==> job 2344 <==
## breakout
module breakout(
    input logic clk,
    input logic right,
    input logic left,
    input logic reset,
    output logic [2:0] red,
    output logic [2:0] green,
    output logic [2:0] blue,
    output logic hsync,
    output logic vsync
    );
Settings: LEC_CHECK=0, ABC_AREA=1, CAP_MARGIN=20, CORE_MARGIN=7, CORE_UTILIZATION=66, CTS_CLUSTER_DIAMETER=251, CTS_CLUSTER_SIZE=99, MIN_ROUTING_LAYER=met1, PLACE_DENSITY_LB_ADDON=0.3, SLEW_MARGIN=20, TNS_END_PERCENT=5; clock period 8.29 ns.
run.sh (not shown) runs the stock make flow with config.mk's settings and CLKGATE_MAP_FILE=.
==> inputs of job 9952, as changes to job 2344 <==
CORE_MARGIN = 2   (was 7)
CORE_UTILIZATION = 72   (was 66)
CTS_CLUSTER_DIAMETER = unset   (was 251)
CTS_CLUSTER_SIZE = unset   (was 99)
MIN_ROUTING_LAYER = unset   (was met1)
PLACE_DENSITY_LB_ADDON = 0.02   (was 0.3)
TNS_END_PERCENT = unset   (was 5)
==> flow/constraint.sdc (replaced) <==
create_clock -name core_clock -period 3.61 [get_ports {clk}]
set_input_delay 0.7220 -clock core_clock [delete_from_list [all_inputs] [get_ports {clk}]]
set_output_delay 0.7220 -clock core_clock [all_outputs]
set_load 0.01 [all_outputs]
==> inputs of job 6094, as changes to job 2344 <==
ABC_AREA = unset   (was 1)
CORE_MARGIN = 2   (was 7)
CORE_UTILIZATION = 72   (was 66)
CTS_CLUSTER_DIAMETER = 375   (was 251)
CTS_CLUSTER_SIZE = 98   (was 99)
MIN_ROUTING_LAYER = unset   (was met1)
PLACE_DENSITY_LB_ADDON = unset   (was 0.3)
TNS_END_PERCENT = unset   (was 5)
==> flow/constraint.sdc (replaced) <==
create_clock -name core_clock -period 8.83 [get_ports {clk}]
set_input_delay 1.7660 -clock core_clock [delete_from_list [all_inputs] [get_ports {clk}]]
set_output_delay 1.7660 -clock core_clock [all_outputs]
set_load 0.01 [all_outputs]
==> inputs of job 8322, as changes to job 2344 <==
ABC_AREA = unset   (was 1)
CORE_MARGIN = 2   (was 7)
CORE_UTILIZATION = 40   (was 66)
CTS_CLUSTER_DIAMETER = unset   (was 251)
CTS_CLUSTER_SIZE = unset   (was 99)
MIN_ROUTING_LAYER = unset   (was met1)
PLACE_DENSITY_LB_ADDON = unset   (was 0.3)
TNS_END_PERCENT = unset   (was 5)
==> flow/constraint.sdc (replaced) <==
create_clock -name core_clock -period 6.49 [get_ports {clk}]
set_input_delay 1.2980 -clock core_clock [delete_from_list [all_inputs] [get_ports {clk}]]
set_output_delay 1.2980 -clock core_clock [all_outputs]
set_load 0.01 [all_outputs]
==> comparison <==
- Job 6094 ran to the end with no violations. Job 2344 produced a clean layout. Job 9952 completed, yet does not pass: negative setup slack. Job 8322 produced a clean layout.
- The lowest via count belongs to job 8322, the highest to job 9952.
- The lowest cell area belongs to job 6094, the highest to job 9952.
- The highest sequential share of layout area belongs to job 6094, the lowest to job 9952.
- The highest core utilization belongs to job 9952, the lowest to job 8322.
==> figures <==
Result of the run: job 2344 finished clean; job 9952 complete, but fails checks; job 8322 finished clean; job 6094 finished clean
Violated checks: job 2344 -; job 9952 negative setup slack; job 8322 -; job 6094 -
Capture point of the worst reg-to-reg path: job 2344 game_inst.a[2]$_SDFFE_PP1P_; job 9952 game_inst.brick_alive81$_SDFFE_PP1P_; job 8322 game_inst.brick_alive34$_SDFFE_PP1P_; job 6094 game_inst.brick_alive33$_SDFFE_PP1P_
HPWL after detailed placement: job 2344 23330 um; job 9952 25680 um; job 8322 18850 um; job 6094 17580 um
Total placed instance area: job 2344 11340 um^2; job 9952 12350 um^2; job 8322 10300 um^2; job 6094 10090 um^2
Area fraction in and, or, nand and nor cells after synthesis: job 2344 0.3475; job 9952 0.3475; job 8322 0.2038; job 6094 0.2038
Layout-to-synthesis area ratio: job 2344 1.0619x; job 9952 1.1847x; job 8322 1.0877x; job 6094 1.0671x
Area reported by Yosys stat: job 2344 11210 um^2; job 9952 11210 um^2; job 8322 10050 um^2; job 6094 10050 um^2
Critical path's most frequent cell: job 2344 sky130_fd_sc_hd__nand2_1; job 9952 sky130_fd_sc_hd__nand2_2; job 8322 -; job 6094 -
Hold_ws: job 2344 0.4488 ns; job 9952 0.4475 ns; job 8322 0.4574 ns; job 6094 0.4565 ns
Worst hold start: job 2344 game_inst.brick_alive84$_SDFFE_PP1P_; job 9952 game_inst.brick_alive50$_SDFFE_PP1P_; job 8322 game_inst.brick_alive93$_SDFFE_PP1P_; job 6094 game_inst.brick_alive62$_SDFFE_PP1P_

========
==> exp/quartz: inputs <==
Starting RTL as in the previous note.
clock: 3.6 ns
lec_check: 0
abc_area: 1
cap_margin: 0
core_margin: 2
core_utilization: 72
cts_cluster_diameter: 343
cts_cluster_size: 32
place_density_lb_addon: 0.07
setup_slack_margin: 1.04
slew_margin: 20
==> exp/violet (differences from exp/quartz) <==
CTS_CLUSTER_DIAMETER = 350   (was 343)
CTS_CLUSTER_SIZE = unset   (was 32)
GPL_ROUTABILITY_DRIVEN = 0   (was unset)
MIN_ROUTING_LAYER = met1   (was unset)
SETUP_SLACK_MARGIN = -0.26   (was 1.04)
TNS_END_PERCENT = 100   (was unset)
==> exp/nickel (differences from exp/quartz) <==
ABC_AREA = unset   (was 1)
CAP_MARGIN = 20   (was 0)
CORE_UTILIZATION = 40   (was 72)
CTS_CLUSTER_DIAMETER = unset   (was 343)
CTS_CLUSTER_SIZE = unset   (was 32)
PLACE_DENSITY_LB_ADDON = unset   (was 0.07)
SETUP_SLACK_MARGIN = -0.14   (was 1.04)
==> flow/constraint.sdc (replaced) <==
create_clock -name core_clock -period 6.49 [get_ports {clk}]
set_input_delay 1.2980 -clock core_clock [delete_from_list [all_inputs] [get_ports {clk}]]
set_output_delay 1.2980 -clock core_clock [all_outputs]
set_load 0.01 [all_outputs]
==> exp/fjord (differences from exp/quartz) <==
CAP_MARGIN = 20   (was 0)
CORE_UTILIZATION = 71   (was 72)
CTS_CLUSTER_DIAMETER = unset   (was 343)
CTS_CLUSTER_SIZE = unset   (was 32)
PLACE_DENSITY_LB_ADDON = unset   (was 0.07)
SETUP_SLACK_MARGIN = unset   (was 1.04)
==> flow/constraint.sdc (replaced) <==
create_clock -name core_clock -period 6.5 [get_ports {clk}]
set_input_delay 1.3000 -clock core_clock [delete_from_list [all_inputs] [get_ports {clk}]]
set_output_delay 1.3000 -clock core_clock [all_outputs]
set_load 0.01 [all_outputs]
==> results <==
exp/nickel completed without violations. exp/violet finished with setup timing left. exp/fjord completed with no timing, DRC or antenna violations. exp/quartz finished with setup timing left.
Hold slack, lowest first: exp/quartz, exp/fjord, exp/violet, exp/nickel.
Of exp/nickel and exp/fjord, exp/nickel has the higher die size (gap 57%, measured against exp/fjord).
In sequential power, exp/quartz and exp/violet hardly differ.
In clock power, exp/fjord and exp/nickel hardly differ.
Between exp/nickel and exp/fjord, the lower synthesized cell count is in exp/nickel (gap about 30%, measured against exp/fjord).
Utilization: exp/quartz > exp/violet > exp/fjord > exp/nickel.
In synthesized area, exp/quartz and exp/violet do not differ.
Against exp/nickel, the setup slack of exp/fjord is higher by 280 ps.
In exp/fjord the power is smaller than in exp/quartz, by about 50%.
Against exp/quartz, the cell count of exp/violet is lower by 1.5%.

========
==> branch amber: inputs <==
breakout again, from the RTL that the note above started with.
Design breakout, start of the top module:
module breakout(
    input logic clk,
    input logic right,
    input logic left,
    input logic reset,
    output logic [2:0] red,
    output logic [2:0] green,
    output logic [2:0] blue,
    output logic hsync,
    output logic vsync
    );
clock: 3.76 ns
lec_check: 0
abc_area: 1
cap_margin: 20
core_margin: 2
core_utilization: 72
cts_cluster_size: 100
place_density: 0.39
setup_slack_margin: 0.93
slew_margin: 20
tns_end_percent: 15
==> branch delta: changes against branch amber <==
ABC_AREA = not set   (was 1)
CORE_UTILIZATION = 47   (was 72)
CTS_CLUSTER_SIZE = not set   (was 100)
PLACE_DENSITY = not set   (was 0.39)
SETUP_SLACK_MARGIN = not set   (was 0.93)
TNS_END_PERCENT = not set   (was 15)
==> flow/constraint.sdc (replaced) <==
create_clock -name core_clock -period 6.49 [get_ports {clk}]
set_input_delay 1.2980 -clock core_clock [delete_from_list [all_inputs] [get_ports {clk}]]
set_output_delay 1.2980 -clock core_clock [all_outputs]
set_load 0.01 [all_outputs]
==> comparison table <==
|  | branch amber | branch delta |
|---|---|---|
| Flip-flop and latch share of the layout cell area | 0.240 | 0.289 |
| Pwr Density | 311 nW/um^2 | 212 nW/um^2 |
| Stages on worst setup path | 17 | 16 |
| Min-Delay Endpoint | signal_generator_inst.hc[0]$_SDFF_PP0_ | game_inst.brick_alive71$_SDFFE_PP1P_ |
| Cells on worst reg2reg path | 21 | 10 |
| P_leak | 0.00639 uW | 0.00399 uW |
| Met1 Routed Length | 14000 um | 13000 um |
| Overall Global Routing Usage | 0.433 | 0.242 |
| Outcome | complete, but fails checks | no timing/DRC/antenna violations |
| Violated checks | negative setup slack | - |
| Tally of clock buffers in the finished layout | 18 | 17 |
| Fraction of area in multi-input gates | 0.559 | 0.588 |
| Met2 track demand over resource in global routing | 0.691 | 0.380 |
| Sequential cell area fraction in the yosys report | 0.279 | 0.311 |
| Combinational Power Share | 0.186 | 0.123 |
| Max incr delay on CP | 0.41 ns | 0.71 ns |
| Endpoint arrival time on the critical path | 3.62 ns | 4.72 ns |
| DRC violation total after the first TritonRoute iteration | 2222 | 705 |
| Total met3 wirelength after detailed routing | 5340 um | 1380 um |
| Combinational gate area | 7390 sq um | 6350 sq um |
| Sw Pwr | 1300 uW | 678 uW |
| Setup Total Neg Slack | -4.52 ns | 0 ns |
| Yosys adder share | 0.113 | 0.126 |
| Final net count | 1894 | 1263 |
| IR drop worst, VDD | 0.320 mV | 0.175 mV |
| Post-synthesis cell type with the largest instance count | nand2_1 | dfxtp_1 |
| Number of non-clock buffers in the layout | 128 | 21 |
| Slew at the pin with the worst max-slew slack | 1.07 ns | 1.01 ns |

========
==> v15: inputs <==
Starting RTL as in the previous note.
Settings: LEC_CHECK=0, ABC_AREA=1, CAP_MARGIN=20, CORE_MARGIN=2, CORE_UTILIZATION=72, CTS_CLUSTER_DIAMETER=397, CTS_CLUSTER_SIZE=99, PLACE_DENSITY=0.39, SLEW_MARGIN=20, TNS_END_PERCENT=15; clock period 3.76 ns.
==> inputs of v33, as changes to v15 <==
--- a/flow/config.mk
+++ b/flow/config.mk
@@ -9,8 +9,8 @@
 export CAP_MARGIN = 20
 export CORE_MARGIN = 2
 export CORE_UTILIZATION = 72
-export CTS_CLUSTER_DIAMETER = 397
-export CTS_CLUSTER_SIZE = 99
-export PLACE_DENSITY = 0.39
+export CTS_CLUSTER_DIAMETER = 91
+export CTS_CLUSTER_SIZE = 79
+export PLACE_DENSITY_LB_ADDON = 0.09
+export SETUP_SLACK_MARGIN = 0.41
 export SLEW_MARGIN = 20
-export TNS_END_PERCENT = 15
==> flow/constraint.sdc (replaced) <==
create_clock -name core_clock -period 1.37 [get_ports {clk}]
set_input_delay 0.2740 -clock core_clock [delete_from_list [all_inputs] [get_ports {clk}]]
set_output_delay 0.2740 -clock core_clock [all_outputs]
set_load 0.01 [all_outputs]
==> inputs of v4, as changes to v15 <==
==> flow/config.mk (replaced) <==
export PLATFORM = sky130hd
export DESIGN_NAME = breakout
export DESIGN_NICKNAME = breakout
export VERILOG_FILES = /design/flow/design.v
export SDC_FILE = /design/flow/constraint.sdc
export NUM_CORES = 4
export LEC_CHECK = 0
export ABC_AREA = 0
export CAP_MARGIN = 20
export CORE_ASPECT_RATIO = 1.23
export CORE_MARGIN = 2
export CORE_UTILIZATION = 72
export CTS_CLUSTER_DIAMETER = 397
export CTS_CLUSTER_SIZE = 97
export PLACE_DENSITY = 0.39
export SLEW_MARGIN = 20
export TNS_END_PERCENT = 10
==> flow/constraint.sdc (replaced) <==
create_clock -name core_clock -period 4.36 [get_ports {clk}]
set_input_delay 0.8720 -clock core_clock [delete_from_list [all_inputs] [get_ports {clk}]]
set_output_delay 0.8720 -clock core_clock [all_outputs]
set_load 0.01 [all_outputs]
==> notes <==
v33 stopped in 4_1_cts, error DPL-0038. v4 ran to the end with violations: negative setup slack. v15 ran to the end with violations: negative setup slack. Count of clock-buffer cells in the layout: v15 is lower than v4 (1). Against v15, the final area of v4 is lower by about 12%. Flip-flop count is the same in v4 and v15. Between v4 and v15, the lower clock power is in v4 (gap 14%, measured against v15). Against v15, the synthesized area of v4 is smaller by 10%. In clock skew, v4 and v15 hardly differ. Combinational power: v4 is lower than v15 (about 18%). Against v15, the sequential share of layout area of v4 is higher by 3.3 points. Of v15 and v4, v15 has the higher global-route usage (gap 4.2 points).

========
==> run B <==
breakout again, from the RTL that the note above started with.
clock: 3.79 ns
lec_check: 0
abc_area: 1
cap_margin: 20
core_margin: 2
core_utilization: 72
cts_cluster_diameter: 397
cts_cluster_size: 97
place_density: 0.37
setup_slack_margin: 0.91
slew_margin: 20
tns_end_percent: 10
==> run G (differences from run B) <==
ABC_AREA = unset   (was 1)
CORE_UTILIZATION = 40   (was 72)
CTS_CLUSTER_DIAMETER = unset   (was 397)
CTS_CLUSTER_SIZE = unset   (was 97)
PLACE_DENSITY = unset   (was 0.37)
SETUP_SLACK_MARGIN = unset   (was 0.91)
TNS_END_PERCENT = unset   (was 10)
==> flow/constraint.sdc (replaced) <==
create_clock -name core_clock -period 8.0 [get_ports {clk}]
set_input_delay 1.6000 -clock core_clock [delete_from_list [all_inputs] [get_ports {clk}]]
set_output_delay 1.6000 -clock core_clock [all_outputs]
set_load 0.01 [all_outputs]
==> run K (differences from run B) <==
CORE_UTILIZATION = 69   (was 72)
CTS_CLUSTER_DIAMETER = unset   (was 397)
CTS_CLUSTER_SIZE = unset   (was 97)
PLACE_DENSITY = unset   (was 0.37)
SETUP_SLACK_MARGIN = unset   (was 0.91)
TNS_END_PERCENT = unset   (was 10)
==> results <==
- Run K finished with negative setup slack left. Run B completed and failed the layout checks on negative setup slack. Run G produced a clean layout.
- The first-iteration DRC count of run B is 3.1 times that of run G.
- Cell count: run G is smaller than run B (25%).
- In synthesized cell count, run K and run B do not differ.
- Against run K, the critical path depth of run G is lower by 6.
- Between run G and run B, the lower sequential power is in run G (gap 52%, measured against run B).
- In run B the clock power is higher than in run G, by 100%.
- Final area, highest first: run B, run K, run G.
- Flip-flop count is the same in run K and run B.

========
==> run a: inputs <==
Starting RTL as in the previous note.
Design breakout, start of the top module:
module breakout(
    input logic clk,
    input logic right,
    input logic left,
    input logic reset,
    output logic [2:0] red,
    output logic [2:0] green,
    output logic [2:0] blue,
    output logic hsync,
    output logic vsync
    );
clock: 8.29 ns
lec_check: 0
abc_area: 1
cap_margin: 20
core_margin: 2
core_utilization: 17
cts_cluster_diameter: 251
cts_cluster_size: 99
min_routing_layer: met1
place_density_lb_addon: 0.3
slew_margin: 20
tns_end_percent: 35
==> inputs of run b, as changes to run a <==
- CORE_UTILIZATION: 17 -> 71
- CTS_CLUSTER_DIAMETER: 251 -> default
- CTS_CLUSTER_SIZE: 99 -> default
- MIN_ROUTING_LAYER: met1 -> default
- PLACE_DENSITY: default -> 0.39
- PLACE_DENSITY_LB_ADDON: 0.3 -> default
- TNS_END_PERCENT: 35 -> 15
==> flow/constraint.sdc (replaced) <==
create_clock -name core_clock -period 3.76 [get_ports {clk}]
set_input_delay 0.7520 -clock core_clock [delete_from_list [all_inputs] [get_ports {clk}]]
set_output_delay 0.7520 -clock core_clock [all_outputs]
set_load 0.01 [all_outputs]
==> inputs of run c, as changes to run a <==
- CORE_ASPECT_RATIO: default -> 0.5
- CORE_MARGIN: 2 -> 7
- CORE_UTILIZATION: 17 -> 69
- CTS_CLUSTER_DIAMETER: 251 -> 222
- TNS_END_PERCENT: 35 -> 5
==> inputs of run d, as changes to run a <==
- CELL_PAD_IN_SITES_DETAIL_PLACEMENT: default -> 2
- CORE_UTILIZATION: 17 -> 46
- CTS_CLUSTER_DIAMETER: 251 -> 188
- CTS_CLUSTER_SIZE: 99 -> default
- GPL_ROUTABILITY_DRIVEN: default -> 0
- HOLD_SLACK_MARGIN: default -> 0.11
- MIN_ROUTING_LAYER: met1 -> met2
- PLACE_DENSITY_LB_ADDON: 0.3 -> 0.07
- SLEW_MARGIN: 20 -> 5
==> comparison table <==
| quantity | run b | run c | run d | run a |
|---|---|---|---|---|
| Unrepaired setup endpoints after global routing | true | false | - | false |
| Crit path DRT | 3010 ps | 6630 ps | - | 6630 ps |
| Share of total power consumed by net switching | 0.3142 | 0.3029 | - | 0.2944 |
| Number of cell instances on the worst register-to-register path | 19 | 18 | - | 18 |
| Met3 Routed Length | 4.438 mm | 3.914 mm | - | 1.712 mm |
| Post-layout utilization of the core | 0.8502 | 0.7616 | - | 0.1946 |
| Fill cell instance count of the final layout | 919 | 1189 | - | 7402 |
| Worst slew margin relative to its limit | 0.4766 | 0.3499 | - | 0.3324 |
| Cell count after placement | 1992 | 1888 | - | 2535 |
| Outcome | complete, but fails checks | finished clean | stopped before the end | finished clean |
| Stage where the flow stopped | - | - | 3_5_place_dp | - |
| Violated checks | setup timing | - | - | - |
| Top routing layer in use | met4 | met4 | - | met4 |
| Most utilized layer in the global route result | met2 | met2 | - | met2 |
| End point of the worst hold path | game_inst.brick_alive65$_SDFFE_PP1P_ | game_inst.brick_alive36$_SDFFE_PP1P_ | - | game_inst.brick_alive71$_SDFFE_PP1P_ |
| DR WL met2 | 16.35 mm | 15.04 mm | - | 16.91 mm |
| Portion of total power attributed to combinational logic | 0.161 | 0.133 | - | 0.132 |
| Via count of the first global-routing pass | 11.90k | 11.54k | - | 10.48k |
| Final setup vio count | 9 | 0 | - | 0 |
| GRT Residual Overflow | 0 | 0 | - | 0 |
Power and IR drop assume default switching activity.
